==> run E: inputs <==
==> flow/design.v (excerpt) <==
module attitude_estimation(
    input clk,
    input reset,
    output SCLK,
    output MOSI,
    input  MISO_G,
    output SS_G,
    input  MISO_A,
    output SS_A,
    output [15:0] gyro_x,
    output [15:0] gyro_y,
    output [15:0] accl_x,
    output [15:0] accl_y,
    output [15:0] accl_z
    );
    wire read_ready;
    wire [7:0] read_data;
    wire TREADY;
    wire TVALID;
    wire [103:0] TDATA;
    spi_master master (.clk(clk),
                       .reset(reset),
                       .read_ready(read_ready),
                       .read_data(read_data),
                       .SCLK(SCLK),
                       .MOSI(MOSI),
                       .MISO_G(MISO_G),
                       .SS_G(SS_G),
                       .MISO_A(MISO_A),
                       .SS_A(SS_A));
    spi_axis_bridge bridge (.clk(clk),
                            .reset(reset),
                            .read_ready(read_ready),
                            .read_data(read_data),
                            .TREADY(TREADY),
                            .TVALID(TVALID),
                            .TDATA(TDATA));
    preprocessor preprocessor (.clk(clk),
                               .reset(reset),
                               .RAW_GYRO_X({TDATA[95:88], TDATA[103:96]}),
                               .RAW_GYRO_Y({TDATA[79:72], TDATA[87:80]}),
                               .RAW_ACCL_X({TDATA[55:48], TDATA[63:56]}),
                               .RAW_ACCL_Y({TDATA[31:24], TDATA[39:32]}),
                               .RAW_ACCL_Z({TDATA[7:0], TDATA[15:8]}),
                               .GYRO_X(gyro_x),
                               .GYRO_Y(gyro_y),
                               .ACCL_X(accl_x),
                               .ACCL_Y(accl_y),
                               .ACCL_Z(accl_z),
                               .TREADY(TREADY),
                               .TVALID(TVALID));
endmodule
make LEC_CHECK=0 CAP_MARGIN=20 CORE_MARGIN=2 CORE_UTILIZATION=72 MAX_ROUTING_LAYER=met4 PLACE_DENSITY_LB_ADDON=0.0 SETUP_SLACK_MARGIN=3.21 SLEW_MARGIN=20 finish   # period 10.8 ns
run.sh (not shown) runs the stock make flow with config.mk's settings and CLKGATE_MAP_FILE=.
==> run R: changes against run E <==
--- a/flow/config.mk
+++ b/flow/config.mk
@@ -7,8 +7,6 @@
 export LEC_CHECK = 0
 export CAP_MARGIN = 20
 export CORE_MARGIN = 2
-export CORE_UTILIZATION = 72
+export CORE_UTILIZATION = 65
 export MAX_ROUTING_LAYER = met4
-export PLACE_DENSITY_LB_ADDON = 0.0
-export SETUP_SLACK_MARGIN = 3.21
 export SLEW_MARGIN = 20
==> results <==
metric                                                                                  run R                      run E
Post-Place Worst Slack                                                              -0.644 ns                   -1.01 ns
Xor and xnor area share after synthesis                                                 8.83%                      8.83%
Die Y-Extent                                                                           253 um                     240 um
H-Tree Depth                                                                                1                          1
Total placed instance area                                                        46,700 um^2                47,700 um^2
Summed instance area of the synthesized netlist                                   40,200 um^2                40,200 um^2
Syn nets                                                                                5,752                      5,752
Post-cts resize count                                                                     183                        291
Placed Cells                                                                            5,927                      5,927
Fraction of synthesized cell area taken by the top area cell type                       23.0%                      23.0%
Standard cell core area                                                           61,500 um^2                55,200 um^2
Total die size                                                                    63,900 um^2                57,800 um^2
Number of rows created at floorplan                                                        91                         86
Simple-Gate Area Share                                                                  13.1%                      13.1%
Placer congestion estimate                                                              0.982                      0.974
Sequential fraction of the synthesis area                                               11.4%                      11.4%
Mux cell area share                                                                     3.47%                      3.47%
Number of enable-type register cells in the synthesized netlist                             0                          0
Post-CTS Repair Setup Buffers                                                              53                        108
Starting density of the core                                                            65.4%                      72.9%
Chip Width                                                                             253 um                     240 um
Total clock sinks                                                                         229                        229
Number of CTS-inserted buffers                                                             29                         26
Run status                                                         complete, but fails checks  aborted with a tool error
Failing step                                                                                -                    5_1_grt
Violated checks                                                          negative setup slack                          -
Area of the synthesized netlist per yosys stat                                    40,200 um^2                40,200 um^2
Final HPWL DP                                                                       80,900 um                  95,000 um

==> inputs of run a <==
attitude_estimation again, from the RTL that the note above started with.
Settings: LEC_CHECK=0, ABC_AREA=0, CAP_MARGIN=20, CORE_MARGIN=2, CORE_UTILIZATION=70, GPL_ROUTABILITY_DRIVEN=1, GPL_TIMING_DRIVEN=1, MAX_ROUTING_LAYER=met4, PLACE_DENSITY_LB_ADDON=0.0, SLEW_MARGIN=20, TNS_END_PERCENT=40; clock period 11.4 ns.
==> run b: changes against run a <==
==> flow/config.mk (replaced) <==
export PLATFORM = sky130hd
export DESIGN_NAME = attitude_estimation
export DESIGN_NICKNAME = attitude_estimation
export VERILOG_FILES = /design/flow/design.v
export SDC_FILE = /design/flow/constraint.sdc
export NUM_CORES = 4
export LEC_CHECK = 0
export ABC_AREA = 1
export CAP_MARGIN = 20
export CORE_MARGIN = 2
export CORE_UTILIZATION = 70
export CTS_CLUSTER_DIAMETER = 206
export PLACE_DENSITY_LB_ADDON = 0.01
export SLEW_MARGIN = 20
==> flow/constraint.sdc (replaced) <==
create_clock -name core_clock -period 10.9 [get_ports {clk}]
set_input_delay 2.1800 -clock core_clock [delete_from_list [all_inputs] [get_ports {clk}]]
set_output_delay 2.1800 -clock core_clock [all_outputs]
set_load 0.01 [all_outputs]
==> run c: changes against run a <==
==> flow/config.mk (replaced) <==
export PLATFORM = sky130hd
export DESIGN_NAME = attitude_estimation
export DESIGN_NICKNAME = attitude_estimation
export VERILOG_FILES = /design/flow/design.v
export SDC_FILE = /design/flow/constraint.sdc
export NUM_CORES = 4
export LEC_CHECK = 0
export CAP_MARGIN = 20
export CORE_MARGIN = 2
export CORE_UTILIZATION = 72
export CTS_CLUSTER_SIZE = 51
export PLACE_DENSITY = 0.35
export SETUP_SLACK_MARGIN = 1.36
export SLEW_MARGIN = 20
==> flow/constraint.sdc (replaced) <==
create_clock -name core_clock -period 5.42 [get_ports {clk}]
set_input_delay 1.0840 -clock core_clock [delete_from_list [all_inputs] [get_ports {clk}]]
set_output_delay 1.0840 -clock core_clock [all_outputs]
set_load 0.01 [all_outputs]
==> results <==
Run c ended with an error in clock tree synthesis (4_1_cts) with DPL-0038. Run a reached the layout checks and failed them: negative setup slack. Run b produced a clean layout. In synthesized cell count, run c and run a do not differ. Clock-buffer cell count is the same in run b and run a. Of run a and run b, run b has the higher clock skew (gap 0.0058 ns). In run b the register-to-register slack is better than in run a, by 0.46 ns. Between run a and run b, the lower design area is in run b (gap 0.29%, measured against run b). Of run a and run b, run b has the higher fmax (gap 8.4%, measured against run b). In run b the clock power is larger than in run a, by about 10%. In sequential share of layout area, run b and run a hardly differ.

==> v19: inputs <==
Starting RTL as in the previous note.
clock: 16.0 ns
lec_check: 0
cap_margin: 20
cell_pad_in_sites_global_placement: 2
core_aspect_ratio: 0.95
core_margin: 7
core_utilization: 65
cts_cluster_diameter: 21
cts_cluster_size: 31
gpl_routability_driven: 0
gpl_timing_driven: 1
hold_slack_margin: 0.22
min_routing_layer: met2
place_density_lb_addon: 0.0
setup_slack_margin: 2.77
slew_margin: 35
==> v17: changes against v19 <==
Settings changed: CELL_PAD_IN_SITES_GLOBAL_PLACEMENT 2 to default, CORE_ASPECT_RATIO 0.95 to default, CORE_MARGIN 7 to 2, CORE_UTILIZATION 65 to 40, CTS_CLUSTER_DIAMETER 21 to default, CTS_CLUSTER_SIZE 31 to default, GPL_ROUTABILITY_DRIVEN 0 to default, GPL_TIMING_DRIVEN 1 to default, HOLD_SLACK_MARGIN 0.22 to default, MIN_ROUTING_LAYER met2 to default, PLACE_DENSITY_LB_ADDON 0.0 to default, SETUP_SLACK_MARGIN 2.77 to default, SLEW_MARGIN 35 to 20.
==> flow/constraint.sdc (replaced) <==
create_clock -name core_clock -period 14.6 [get_ports {clk}]
set_input_delay 2.9200 -clock core_clock [delete_from_list [all_inputs] [get_ports {clk}]]
set_output_delay 2.9200 -clock core_clock [all_outputs]
set_load 0.01 [all_outputs]
==> v23: changes against v19 <==
Settings changed: ABC_AREA from default to 1, CELL_PAD_IN_SITES_GLOBAL_PLACEMENT 2 to default, CORE_ASPECT_RATIO 0.95 to default, CORE_MARGIN 7 to 2, CORE_UTILIZATION 65 to 72, CTS_CLUSTER_DIAMETER 21 to 384, CTS_CLUSTER_SIZE 31 to 98, GPL_ROUTABILITY_DRIVEN 0 to default, GPL_TIMING_DRIVEN 1 to default, HOLD_SLACK_MARGIN 0.22 to default, MIN_ROUTING_LAYER met2 to default, PLACE_DENSITY_LB_ADDON 0.0 to default, SETUP_SLACK_MARGIN 2.77 to 1.11, SLEW_MARGIN 35 to 20.
==> flow/constraint.sdc (replaced) <==
create_clock -name core_clock -period 6.19 [get_ports {clk}]
set_input_delay 1.2380 -clock core_clock [delete_from_list [all_inputs] [get_ports {clk}]]
set_output_delay 1.2380 -clock core_clock [all_outputs]
set_load 0.01 [all_outputs]
==> v31: changes against v19 <==
Settings changed: CELL_PAD_IN_SITES_GLOBAL_PLACEMENT 2 to default, CORE_ASPECT_RATIO 0.95 to default, CORE_MARGIN 7 to 2, CORE_UTILIZATION 65 to 26, CTS_CLUSTER_DIAMETER 21 to default, CTS_CLUSTER_SIZE 31 to default, GPL_ROUTABILITY_DRIVEN 0 to default, GPL_TIMING_DRIVEN 1 to default, HOLD_SLACK_MARGIN 0.22 to default, MIN_ROUTING_LAYER met2 to default, PLACE_DENSITY_LB_ADDON 0.0 to default, SETUP_SLACK_MARGIN 2.77 to default, SLEW_MARGIN 35 to 20.
==> flow/constraint.sdc (replaced) <==
create_clock -name core_clock -period 14.6 [get_ports {clk}]
set_input_delay 2.9200 -clock core_clock [delete_from_list [all_inputs] [get_ports {clk}]]
set_output_delay 2.9200 -clock core_clock [all_outputs]
set_load 0.01 [all_outputs]
==> comparison table <==
	v23	v19	v17	v31
Result of the run	aborted with a tool error	aborted with a tool error	complete, no violations	complete, no violations
Failing step	clock tree synthesis	global placement without I/O	-	-
Total routing resource utilization after global routing	-	-	0.183	0.119
Area share of and/or/nand/nor cells after synthesis	0.247	0.131	0.131	0.131
Crit-path slowest cell	-	-	sky130_fd_sc_hd__xor2_1	sky130_fd_sc_hd__ha_1
Met2 demand-to-capacity share in global routing	-	-	0.307	0.190
Largest net degree at the start of global routing	-	-	98	81
Via density per instance	-	-	5.29	4.66
Final-layout clock buffer total	-	-	41	30
TritonCTS clock tree	-	-	yes	yes
Largest type area fraction	0.214	0.230	0.230	0.230
Category of the worst setup path launch point	-	-	register	register
Register share after synthesis	0.106	0.114	0.114	0.114
Peak supply drop	-	-	64.7 uV	77.4 uV
Placeable core region	59200 um2	61000 um2	99900 um2	154000 um2
Starting density of the core	0.730	0.660	0.403	0.262
Beginning of the critical path	-	-	bridge.register_buffer[55]$_SDFFE_PP0P_	bridge.register_buffer[31]$_SDFFE_PP0P_
Stage delay of the slowest cell on the critical path	-	-	790 ps	570 ps

==> inputs of 04-20 <==
attitude_estimation again, from the RTL that the note above started with.
// attitude_estimation
module attitude_estimation(
    input clk,
    input reset,
    output SCLK,
    output MOSI,
    input  MISO_G,
    output SS_G,
    input  MISO_A,
    output SS_A,
    output [15:0] gyro_x,
    output [15:0] gyro_y,
    output [15:0] accl_x,
    output [15:0] accl_y,
    output [15:0] accl_z
    );
    wire read_ready;
    wire [7:0] read_data;
    wire TREADY;
    wire TVALID;
    wire [103:0] TDATA;
    spi_master master (.clk(clk),
                       .reset(reset),
                       .read_ready(read_ready),
                       .read_data(read_data),
                       .SCLK(SCLK),
                       .MOSI(MOSI),
                       .MISO_G(MISO_G),
                       .SS_G(SS_G),
                       .MISO_A(MISO_A),
                       .SS_A(SS_A));
    spi_axis_bridge bridge (.clk(clk),
                            .reset(reset),
                            .read_ready(read_ready),
                            .read_data(read_data),
                            .TREADY(TREADY),
                            .TVALID(TVALID),
                            .TDATA(TDATA));
    preprocessor preprocessor (.clk(clk),
                               .reset(reset),
                               .RAW_GYRO_X({TDATA[95:88], TDATA[103:96]}),
                               .RAW_GYRO_Y({TDATA[79:72], TDATA[87:80]}),
                               .RAW_ACCL_X({TDATA[55:48], TDATA[63:56]}),
                               .RAW_ACCL_Y({TDATA[31:24], TDATA[39:32]}),
                               .RAW_ACCL_Z({TDATA[7:0], TDATA[15:8]}),
                               .GYRO_X(gyro_x),
                               .GYRO_Y(gyro_y),
                               .ACCL_X(accl_x),
                               .ACCL_Y(accl_y),
                               .ACCL_Z(accl_z),
                               .TREADY(TREADY),
                               .TVALID(TVALID));
endmodule
export LEC_CHECK = 0
export CAP_MARGIN = 20
export CELL_PAD_IN_SITES_DETAIL_PLACEMENT = 1
export CELL_PAD_IN_SITES_GLOBAL_PLACEMENT = 1
export CORE_MARGIN = 2
export CORE_UTILIZATION = 40
export GPL_ROUTABILITY_DRIVEN = 0
export PLACE_DENSITY = 0.87
export SLEW_MARGIN = 20
export TNS_END_PERCENT = 80
create_clock -name core_clock -period 12.0 [get_ports {clk}]
==> inputs of 05-12, as changes to 04-20 <==
==> flow/config.mk (replaced) <==
export PLATFORM = sky130hd
export DESIGN_NAME = attitude_estimation
export DESIGN_NICKNAME = attitude_estimation
export VERILOG_FILES = /design/flow/design.v
export SDC_FILE = /design/flow/constraint.sdc
export NUM_CORES = 4
export LEC_CHECK = 0
export CAP_MARGIN = 20
export CORE_MARGIN = 2
export CORE_UTILIZATION = 72
export CTS_CLUSTER_SIZE = 51
export PLACE_DENSITY = 0.35
export SETUP_SLACK_MARGIN = 1.36
export SLEW_MARGIN = 20
==> flow/constraint.sdc (replaced) <==
create_clock -name core_clock -period 5.3 [get_ports {clk}]
set_input_delay 1.0600 -clock core_clock [delete_from_list [all_inputs] [get_ports {clk}]]
set_output_delay 1.0600 -clock core_clock [all_outputs]
set_load 0.01 [all_outputs]
==> inputs of 02-14, as changes to 04-20 <==
--- a/flow/config.mk
+++ b/flow/config.mk
@@ -7,10 +7,8 @@
 export LEC_CHECK = 0
 export CAP_MARGIN = 20
-export CELL_PAD_IN_SITES_DETAIL_PLACEMENT = 1
 export CELL_PAD_IN_SITES_GLOBAL_PLACEMENT = 1
 export CORE_MARGIN = 2
 export CORE_UTILIZATION = 40
 export GPL_ROUTABILITY_DRIVEN = 0
-export PLACE_DENSITY = 0.87
+export PLACE_DENSITY_LB_ADDON = 0.24
 export SLEW_MARGIN = 20
-export TNS_END_PERCENT = 80
==> flow/constraint.sdc (replaced) <==
create_clock -name core_clock -period 16.0 [get_ports {clk}]
set_input_delay 3.2000 -clock core_clock [delete_from_list [all_inputs] [get_ports {clk}]]
set_output_delay 3.2000 -clock core_clock [all_outputs]
set_load 0.01 [all_outputs]
==> inputs of 07-28, as changes to 04-20 <==
==> flow/config.mk (replaced) <==
export PLATFORM = sky130hd
export DESIGN_NAME = attitude_estimation
export DESIGN_NICKNAME = attitude_estimation
export VERILOG_FILES = /design/flow/design.v
export SDC_FILE = /design/flow/constraint.sdc
export NUM_CORES = 4
export LEC_CHECK = 0
export ABC_AREA = 1
export CAP_MARGIN = 20
export CORE_MARGIN = 2
export CORE_UTILIZATION = 72
export CTS_CLUSTER_DIAMETER = 384
export CTS_CLUSTER_SIZE = 100
export PLACE_DENSITY_LB_ADDON = 0.11
export SETUP_SLACK_MARGIN = 1.83
export SLEW_MARGIN = 20
==> flow/constraint.sdc (replaced) <==
create_clock -name core_clock -period 6.19 [get_ports {clk}]
set_input_delay 1.2380 -clock core_clock [delete_from_list [all_inputs] [get_ports {clk}]]
set_output_delay 1.2380 -clock core_clock [all_outputs]
set_load 0.01 [all_outputs]
==> comparison table <==
Outcome: 04-20 failed layout checks; 07-28 stopped before the end; 05-12 stopped before the end; 02-14 timing/DRC/antenna clean
Stage where the flow stopped: 04-20 -; 07-28 detailed placement; 05-12 clock tree synthesis; 02-14 -
Reasons for failing layout checks: 04-20 negative setup slack; 07-28 -; 05-12 -; 02-14 -
Sequential Power Share: 04-20 0.425; 07-28 -; 05-12 -; 02-14 0.463
Routing usage on met2: 04-20 0.468; 07-28 -; 05-12 -; 02-14 0.310
Power density over the cells: 04-20 38.3 mW/mm^2; 07-28 -; 05-12 -; 02-14 28.6 mW/mm^2
Via count of the routed design: 04-20 36200; 07-28 -; 05-12 -; 02-14 31000
Number of antenna violations at the first check in global routing: 04-20 2; 07-28 -; 05-12 -; 02-14 1
Biggest consumer: 04-20 clock; 07-28 -; 05-12 -; 02-14 clock
Slowest CP cell: 04-20 fa_1; 07-28 -; 05-12 -; 02-14 dfxtp_1
Origin of the worst min-delay path: 04-20 master.spi_if.shift_reg_rx[7]; 07-28 -; 05-12 -; 02-14 master.spi_if.count_bytes_done
DIE WIDTH: 04-20 321 microns; 07-28 249 microns; 05-12 240 microns; 02-14 321 microns
Global-route wire length before repair: 04-20 208 mm; 07-28 -; 05-12 -; 02-14 162 mm
CP dominant cell by count: 04-20 inv_1; 07-28 -; 05-12 -; 02-14 ha_1
Final min period: 04-20 12170 ps; 07-28 -; 05-12 -; 02-14 14340 ps
Setup Slack @ Placement: 04-20 -687 ps; 07-28 -; 05-12 -6740 ps; 02-14 1660 ps
Adder-cell area share of the yosys netlist: 04-20 0.419; 07-28 0.390; 05-12 0.419; 02-14 0.419
Sequential cell area: 04-20 0.00462 sq mm; 07-28 -; 05-12 -; 02-14 0.00459 sq mm
CTS sink count: 04-20 229; 07-28 -; 05-12 -; 02-14 229
Hold_buf cts: 04-20 0; 07-28 -; 05-12 -; 02-14 0
Total placed cells including tap cells: 04-20 6083; 07-28 -; 05-12 6602; 02-14 5892
Chip Area, Yosys: 04-20 0.0402 sq mm; 07-28 0.0433 sq mm; 05-12 0.0402 sq mm; 02-14 0.0402 sq mm
Switching portion of total power: 04-20 0.251; 07-28 -; 05-12 -; 02-14 0.238
No activity file was given, so power comes from the tool's default toggle rates.
